==> trial 38: inputs <==
Design processor, start of the top module:
module processor
(
	input wire clk_i,
	input wire rst_i,
	input wire stall_i,
	output wire [31:0] addr_o,
	input wire [31:0] data_i,
	output wire [31:0] data_o,
	output wire [3:0] data_w_o,
	output wire [2:0] data_mode_o,
	input wire [7:0] extio_in,
	output wire [7:0] extio_out
);
	wire stall_cpu; wire mwait_cpu; wire irq_cpu; wire irq_ack_cpu; wire exception_cpu; wire data_b_cpu; wire data_h_cpu; wire data_access_cpu;
	wire [31:0] irq_vector_cpu; wire [31:0] inst_addr_cpu; wire [31:0] inst_in_cpu; wire [31:0] data_addr_cpu; wire [31:0] data_in_cpu; wire [31:0] data_out_cpu;
	wire [3:0] data_w_cpu;
	assign data_mode_o = {data_b_cpu,data_h_cpu,data_access_cpu};
	datapath core
	(
		.clock(clk_i),
		.reset(rst_i),
		.stall(stall_cpu),
		.mwait(mwait_cpu),
		.irq_vector(irq_vector_cpu),
		.irq(irq_cpu),
		.irq_ack(irq_ack_cpu),
		.exception(exception_cpu),
		.inst_addr(inst_addr_cpu),
		.inst_in(inst_in_cpu),
		.data_addr(data_addr_cpu),
		.data_in(data_in_cpu),
		.data_out(data_out_cpu),
		.data_w(data_w_cpu),
		.data_b(data_b_cpu),
		.data_h(data_h_cpu),
		.data_access(data_access_cpu)
	);
	interrupt_controller int_control
	(
		.clock(clk_i),
		.reset(rst_i),
		.stall(stall_i),
		.stall_cpu(stall_cpu),
		.mwait_cpu(mwait_cpu),
		.irq_vector_cpu(irq_vector_cpu),
		.irq_cpu(irq_cpu),
		.irq_ack_cpu(irq_ack_cpu),
		.exception_cpu(exception_cpu),
		.inst_addr_cpu(inst_addr_cpu),
		.inst_in_cpu(inst_in_cpu),
		.data_addr_cpu(data_addr_cpu),
		.data_in_cpu(data_in_cpu),
		.data_out_cpu(data_out_cpu),
		.data_w_cpu(data_w_cpu),
		.data_access_cpu(data_access_cpu),
		.addr_mem(addr_o),
		.data_read_mem(data_i),
		.data_write_mem(data_o),
		.data_we_mem(data_w_o),
		.extio_in(extio_in),
		.extio_out(extio_out)
	);
endmodule
clock: 12.0 ns
lec_check: 0
abc_area: 1
cap_margin: 15
cell_pad_in_sites_detail_placement: 1
cell_pad_in_sites_global_placement: 1
core_aspect_ratio: 0.77
core_margin: 2
core_utilization: 38
gpl_routability_driven: 0
gpl_timing_driven: 0
hold_slack_margin: 0.09
max_routing_layer: met4
slew_margin: 20
tns_end_percent: 90
run.sh (not shown) runs the stock make flow with config.mk's settings and CLKGATE_MAP_FILE=.
==> build 81: changes against trial 38 <==
- ABC_AREA: 1 -> default
- CAP_MARGIN: 15 -> 20
- CELL_PAD_IN_SITES_DETAIL_PLACEMENT: 1 -> default
- CELL_PAD_IN_SITES_GLOBAL_PLACEMENT: 1 -> default
- CORE_ASPECT_RATIO: 0.77 -> default
- CORE_UTILIZATION: 38 -> 40
- GPL_ROUTABILITY_DRIVEN: 0 -> default
- GPL_TIMING_DRIVEN: 0 -> default
- HOLD_SLACK_MARGIN: 0.09 -> default
- MAX_ROUTING_LAYER: met4 -> default
- TNS_END_PERCENT: 90 -> default
==> flow/constraint.sdc (replaced) <==
create_clock -name core_clock -period 11.9 [get_ports {clk_i}]
set_input_delay 2.3800 -clock core_clock [delete_from_list [all_inputs] [get_ports {clk_i}]]
set_output_delay 2.3800 -clock core_clock [all_outputs]
set_load 0.01 [all_outputs]
==> build 69: changes against trial 38 <==
- CAP_MARGIN: 15 -> 20
- CELL_PAD_IN_SITES_DETAIL_PLACEMENT: 1 -> default
- CORE_ASPECT_RATIO: 0.77 -> default
- CORE_UTILIZATION: 38 -> 40
- GPL_ROUTABILITY_DRIVEN: 0 -> default
- GPL_TIMING_DRIVEN: 0 -> default
- HOLD_SLACK_MARGIN: 0.09 -> default
- TNS_END_PERCENT: 90 -> default
==> build 66: changes against trial 38 <==
- CAP_MARGIN: 15 -> 0
- CELL_PAD_IN_SITES_DETAIL_PLACEMENT: 1 -> default
- CELL_PAD_IN_SITES_GLOBAL_PLACEMENT: 1 -> default
- CORE_ASPECT_RATIO: 0.77 -> default
- CORE_UTILIZATION: 38 -> 72
- CTS_CLUSTER_SIZE: default -> 10
- GPL_ROUTABILITY_DRIVEN: 0 -> default
- GPL_TIMING_DRIVEN: 0 -> default
- HOLD_SLACK_MARGIN: 0.09 -> default
- MAX_ROUTING_LAYER: met4 -> default
- PLACE_DENSITY: default -> 0.78
- SETUP_SLACK_MARGIN: default -> 0.37
- TNS_END_PERCENT: 90 -> default
==> flow/constraint.sdc (replaced) <==
create_clock -name core_clock -period 4.98 [get_ports {clk_i}]
set_input_delay 0.9960 -clock core_clock [delete_from_list [all_inputs] [get_ports {clk_i}]]
set_output_delay 0.9960 -clock core_clock [all_outputs]
set_load 0.01 [all_outputs]
==> impl_metrics.toml <==
# generated from flow reports
[synthesis]
synth.cells.most_frequent = "nand2_1 (1746), inv_1 (827), o21ai_0 (783)"

[power_and_ir_drop]
p_per_area_nw_per_um2 = 268

[status]
outcome = "finished clean"

[final_layout]
comb_area_share_pct = 43.2
n_all_inverters = 868

[setup_path]
r2r.worst_path.cells = 45
Source of the figures above: build 69

==> impl_metrics.toml <==
# yosys + openroad results
[synthesis]
async_reset_ff_share_pct = 38.0
synth.cells.most_frequent = "nand2_1 (1746), inv_1 (827), o21ai_0 (783)"
synth.distinct_cells = 75
top_cell_area_share_pct = 28.0

[status]
lastStage = "3_5_place_dp"
error = "[ERROR DPL-0033] detailed placement checks failed during check placement."
outcome = "aborted with a tool error"
Source of the figures above: build 66

==> impl_metrics.toml <==
# generated from flow reports
[status]
violations = "negative setup slack"
outcome = "failed layout checks"

[power_and_ir_drop]
p_per_area_nw_per_um2 = 296

[final_layout]
n_all_inverters = 868

[timing]
setup_viol = 1
setup_ws_ns = -0.0309

[synthesis]
synth.cells.most_frequent = "nand2_1 (1746), inv_1 (827), o21ai_0 (783)"
Source of the figures above: trial 38

==> impl_metrics.toml <==
# generated from flow reports
[final_layout]
n_all_inverters = 119
comb_area_share_pct = 46.9
nonClkBufAreaFrac_pct = 5.29

[power_and_ir_drop]
p_per_area_nw_per_um2 = 167

[setup_path]
r2r.worst_path.cells = 29

[status]
outcome = "finished clean"

[route]
routed_via_density = 6.93
wl_met1_mm = 90.5

[synthesis]
synth.cells.most_frequent = "edfxtp_1 (512), nand2_1 (489), dfrtp_1 (313)"
Source of the figures above: build 81

